Design calculator, start of the top module:
module calculator
(	
	input clk, 
	input rst,
	input start,
	input [7:0] rom_data,
	output [6:0] rom_addr,
	output done,
	output [7:0] result
);
Settings: LEC_CHECK=0, ABC_AREA=1, CAP_MARGIN=0, CELL_PAD_IN_SITES_DETAIL_PLACEMENT=2, CELL_PAD_IN_SITES_GLOBAL_PLACEMENT=1, CORE_ASPECT_RATIO=1.2, CORE_MARGIN=2, CORE_UTILIZATION=22, CTS_CLUSTER_DIAMETER=248, GPL_TIMING_DRIVEN=1, HOLD_SLACK_MARGIN=0.01, MAX_ROUTING_LAYER=met5, MIN_ROUTING_LAYER=met2, PLACE_DENSITY=0.49, SETUP_SLACK_MARGIN=2.41, SLEW_MARGIN=35; clock period 9.8 ns.
run.sh (not shown) runs the stock make flow with config.mk's settings and CLKGATE_MAP_FILE=.
The starting point completed and failed the layout checks on capacitance limit, slew limit.
Edit:
==> flow/config.mk (replaced) <==
export PLATFORM = sky130hd
export DESIGN_NAME = calculator
export DESIGN_NICKNAME = calculator
export VERILOG_FILES = /design/flow/design.v
export SDC_FILE = /design/flow/constraint.sdc
export NUM_CORES = 4
export LEC_CHECK = 0
export ABC_AREA = 1
export CAP_MARGIN = 20
export CORE_MARGIN = 2
export CORE_UTILIZATION = 72
export CTS_CLUSTER_DIAMETER = 197
export PLACE_DENSITY = 0.41
export SETUP_SLACK_MARGIN = 2.74
export SLEW_MARGIN = 20
==> flow/constraint.sdc (replaced) <==
create_clock -name core_clock -period 9.52 [get_ports {clk}]
set_input_delay 1.9040 -clock core_clock [delete_from_list [all_inputs] [get_ports {clk}]]
set_output_delay 1.9040 -clock core_clock [all_outputs]
set_load 0.01 [all_outputs]
Effect:
- This time the run went through all stages and came out clean
- fmax increases by 5.1%
- core utilization increases by 54 points
- critical path depth decreases by 1
- count of clock-buffer cells in the layout decreases by 13
- die area decreases by about 70%
- cell area decreases by 7.0%
- clock skew decreases by 48 ps
- cell count decreases by about 28%
- wire length decreases by 27%
- hold slack degrades by 11 ps
Edit:
==> flow/config.mk (replaced) <==
export PLATFORM = sky130hd
export DESIGN_NAME = calculator
export DESIGN_NICKNAME = calculator
export VERILOG_FILES = /design/flow/design.v
export SDC_FILE = /design/flow/constraint.sdc
export NUM_CORES = 4
export LEC_CHECK = 0
export CAP_MARGIN = 20
export CORE_MARGIN = 2
export CORE_UTILIZATION = 72
export CTS_CLUSTER_SIZE = 42
export HOLD_SLACK_MARGIN = -0.08
export MAX_ROUTING_LAYER = met4
export PLACE_DENSITY_LB_ADDON = 0.0
export SETUP_SLACK_MARGIN = 2.14
export SLEW_MARGIN = 20
==> flow/constraint.sdc (replaced) <==
create_clock -name core_clock -period 8.59 [get_ports {clk}]
set_input_delay 1.7180 -clock core_clock [delete_from_list [all_inputs] [get_ports {clk}]]
set_output_delay 1.7180 -clock core_clock [all_outputs]
set_load 0.01 [all_outputs]
What happened:
- With this change the flow ran to the end with violations: setup timing
- maximum frequency drops by 18%
- global-route usage came out higher by 4.2 points
- routed wire length climbs by 1.4%
- design area is lower by 2.0%
- core utilization rose by 1.8 points
- die size drops by 4.0%
- first-iteration DRC count is lower by 3.3%
- worst setup slack gets worse by 2900 ps
Edit:
==> flow/config.mk (replaced) <==
export PLATFORM = sky130hd
export DESIGN_NAME = calculator
export DESIGN_NICKNAME = calculator
export VERILOG_FILES = /design/flow/design.v
export SDC_FILE = /design/flow/constraint.sdc
export NUM_CORES = 4
export LEC_CHECK = 0
export CAP_MARGIN = 30
export CORE_MARGIN = 2
export CORE_UTILIZATION = 72
export CTS_CLUSTER_SIZE = 42
export HOLD_SLACK_MARGIN = 0.27
export MAX_ROUTING_LAYER = met4
export PLACE_DENSITY = 0.64
export SLEW_MARGIN = 20
==> flow/constraint.sdc (replaced) <==
create_clock -name core_clock -period 9.07 [get_ports {clk}]
set_input_delay 1.8140 -clock core_clock [delete_from_list [all_inputs] [get_ports {clk}]]
set_output_delay 1.8140 -clock core_clock [all_outputs]
set_load 0.01 [all_outputs]
The new run produced a layout that fails on setup timing; area after synthesis stays the same; worst hold slack got worse by 8.0 ps; design area increases slightly; worst setup slack improved by 330 ps; count of clock-buffer cells in the layout increases by 5; wire length increases by a quarter to a third.

calculator again, from the RTL that the note above started with.
## calculator
module calculator
(	
	input clk, 
	input rst,
	input start,
	input [7:0] rom_data,
	output [6:0] rom_addr,
	output done,
	output [7:0] result
);
wire is_operand, is_operator, is_lt, is_empty, is_hash,
	num0_en, num1_en, num2_en, index_cnt, sel, operand_push, operator_push,
	operand_pop, operator_pop, num_clr, result_en, op1_en, op2_en, operator_en, rfd, is_div, op_is_empty;
wire [1:0] mode;
wire [7:0] data_out, inx;
wire [4:0] ps;
controller ctrl(clk, rst, start, is_operand, is_operator, is_lt, is_empty, is_hash, is_div, op_is_empty,
				num0_en, num1_en, num2_en, index_cnt, sel, operand_push, operator_push,
				operand_pop, operator_pop, num_clr, result_en, op1_en, op2_en,
				operator_en, mode, done, ps);
datapath dp(clk, rst, num0_en, num1_en, num2_en, index_cnt, sel, mode, operand_push,
			operand_pop, operator_push, operator_pop, num_clr, result_en, op1_en,
			op2_en, operator_en, is_operand, is_operator, is_lt, is_empty, is_hash, data_out, inx, rfd, is_div, op_is_empty,
			rom_data, rom_addr);
assign result = data_out;
endmodule
Settings: LEC_CHECK=0, CAP_MARGIN=5, CELL_PAD_IN_SITES_GLOBAL_PLACEMENT=2, CORE_MARGIN=2, CORE_UTILIZATION=22, PLACE_DENSITY_LB_ADDON=0.15, SETUP_SLACK_MARGIN=2.41, SLEW_MARGIN=20; clock period 9.8 ns.
The starting point ran to the end with violations: setup timing.
Next try:
Settings changed: CAP_MARGIN 5 to 20, CELL_PAD_IN_SITES_GLOBAL_PLACEMENT 2 to not set, CORE_UTILIZATION 22 to 40, CTS_CLUSTER_DIAMETER set to 204, GPL_TIMING_DRIVEN set to 0, PLACE_DENSITY_LB_ADDON 0.15 to not set, SETUP_SLACK_MARGIN 2.41 to not set.
Clock period 9.8 ns to 12.0 ns, I/O delays scaled along.
- With this change the flow completed without violations
- critical path depth grows by 1
- setup slack improved by 1.8 ns
- register-to-register slack improved by 1.8 ns
- wire length shrinks by about a fifth
- final area shrinks by a few percent

Starting RTL as in the previous note.
make LEC_CHECK=0 CAP_MARGIN=20 CORE_ASPECT_RATIO=0.5 CORE_MARGIN=2 CORE_UTILIZATION=70 CTS_CLUSTER_SIZE=40 HOLD_SLACK_MARGIN=0.28 PLACE_DENSITY_LB_ADDON=0.0 SETUP_SLACK_MARGIN=1.54 SLEW_MARGIN=20 TNS_END_PERCENT=5 finish   # period 6.5 ns
The first run completed and failed the layout checks on negative setup slack.
Rerun with:
==> flow/config.mk (replaced) <==
export PLATFORM = sky130hd
export DESIGN_NAME = calculator
export DESIGN_NICKNAME = calculator
export VERILOG_FILES = /design/flow/design.v
export SDC_FILE = /design/flow/constraint.sdc
export NUM_CORES = 4
export LEC_CHECK = 0
export ABC_AREA = 1
export CAP_MARGIN = 20
export CORE_MARGIN = 2
export CORE_UTILIZATION = 72
export CTS_CLUSTER_DIAMETER = 197
export PLACE_DENSITY_LB_ADDON = 0.2
export SLEW_MARGIN = 20
==> flow/constraint.sdc (replaced) <==
create_clock -name core_clock -period 9.68 [get_ports {clk}]
set_input_delay 1.9360 -clock core_clock [delete_from_list [all_inputs] [get_ports {clk}]]
set_output_delay 1.9360 -clock core_clock [all_outputs]
set_load 0.01 [all_outputs]
Effect:
- With this change the flow went through all stages and came out clean
- flip-flop count stays the same
- die size is higher by 1.2%
- via count is higher by 29%
- worst hold slack got worse by 0.039 ns
- synthesized area is higher by 4.3%
- wire length is about the same
- cell area is higher by 0.55%
- maximum frequency is higher by 18%
Rerun with:
--- a/flow/config.mk
+++ b/flow/config.mk
@@ -7,3 +7,2 @@
 export LEC_CHECK = 0
-export ABC_AREA = 1
 export CAP_MARGIN = 20
@@ -11,4 +10,7 @@
 export CORE_UTILIZATION = 72
-export CTS_CLUSTER_DIAMETER = 197
-export PLACE_DENSITY_LB_ADDON = 0.2
+export CTS_CLUSTER_SIZE = 42
+export HOLD_SLACK_MARGIN = -0.08
+export MAX_ROUTING_LAYER = met4
+export PLACE_DENSITY = 0.64
 export SLEW_MARGIN = 20
+export TNS_END_PERCENT = 40
==> flow/constraint.sdc (replaced) <==
create_clock -name core_clock -period 9.06 [get_ports {clk}]
set_input_delay 1.8120 -clock core_clock [delete_from_list [all_inputs] [get_ports {clk}]]
set_output_delay 1.8120 -clock core_clock [all_outputs]
set_load 0.01 [all_outputs]
Result: With this change the flow finished with negative setup slack left. Sequential cell count does not change. Setup slack degrades by 2.5 ns. Cell count goes down by 29%. Area after synthesis falls by 4.1%. Via count drops by 17%. Wire length increases by 17%. Clock-buffer cell count drops by 8.

Starting RTL as in the previous note.
Settings: LEC_CHECK=0, ABC_AREA=1, CAP_MARGIN=20, CORE_ASPECT_RATIO=0.7, CORE_MARGIN=2, CORE_UTILIZATION=72, CTS_CLUSTER_DIAMETER=330, CTS_CLUSTER_SIZE=10, HOLD_SLACK_MARGIN=0.28, SETUP_SLACK_MARGIN=1.98, SLEW_MARGIN=20; clock period 6.77 ns.
The baseline finished but fails on setup timing.
Change:
ABC_AREA = default   (was 1)
CORE_ASPECT_RATIO = default   (was 0.7)
CORE_UTILIZATION = 62   (was 72)
CTS_CLUSTER_DIAMETER = default   (was 330)
CTS_CLUSTER_SIZE = default   (was 10)
HOLD_SLACK_MARGIN = default   (was 0.28)
SETUP_SLACK_MARGIN = 2.19   (was 1.98)
SLEW_MARGIN = 40   (was 20)
clock period = 8.62 ns   (was 6.77 ns; I/O delays follow)
The new run finished with setup timing left.
Sequential share of layout area rose by 0.90 points.
Cell area drops slightly.
Core utilization came out lower by 9.5 points.
Global-route usage decreases by 8.3 points.
Clock-buffer cell count shrinks by 31.
Hold slack improved by 0.040 ns.
Fmax fell by about a fifth.
Synthesized cell count went down by well over a third.
Area after synthesis goes down by a few percent.
Setup slack gains 0.25 ns.
Wire length is lower by about a fifth.
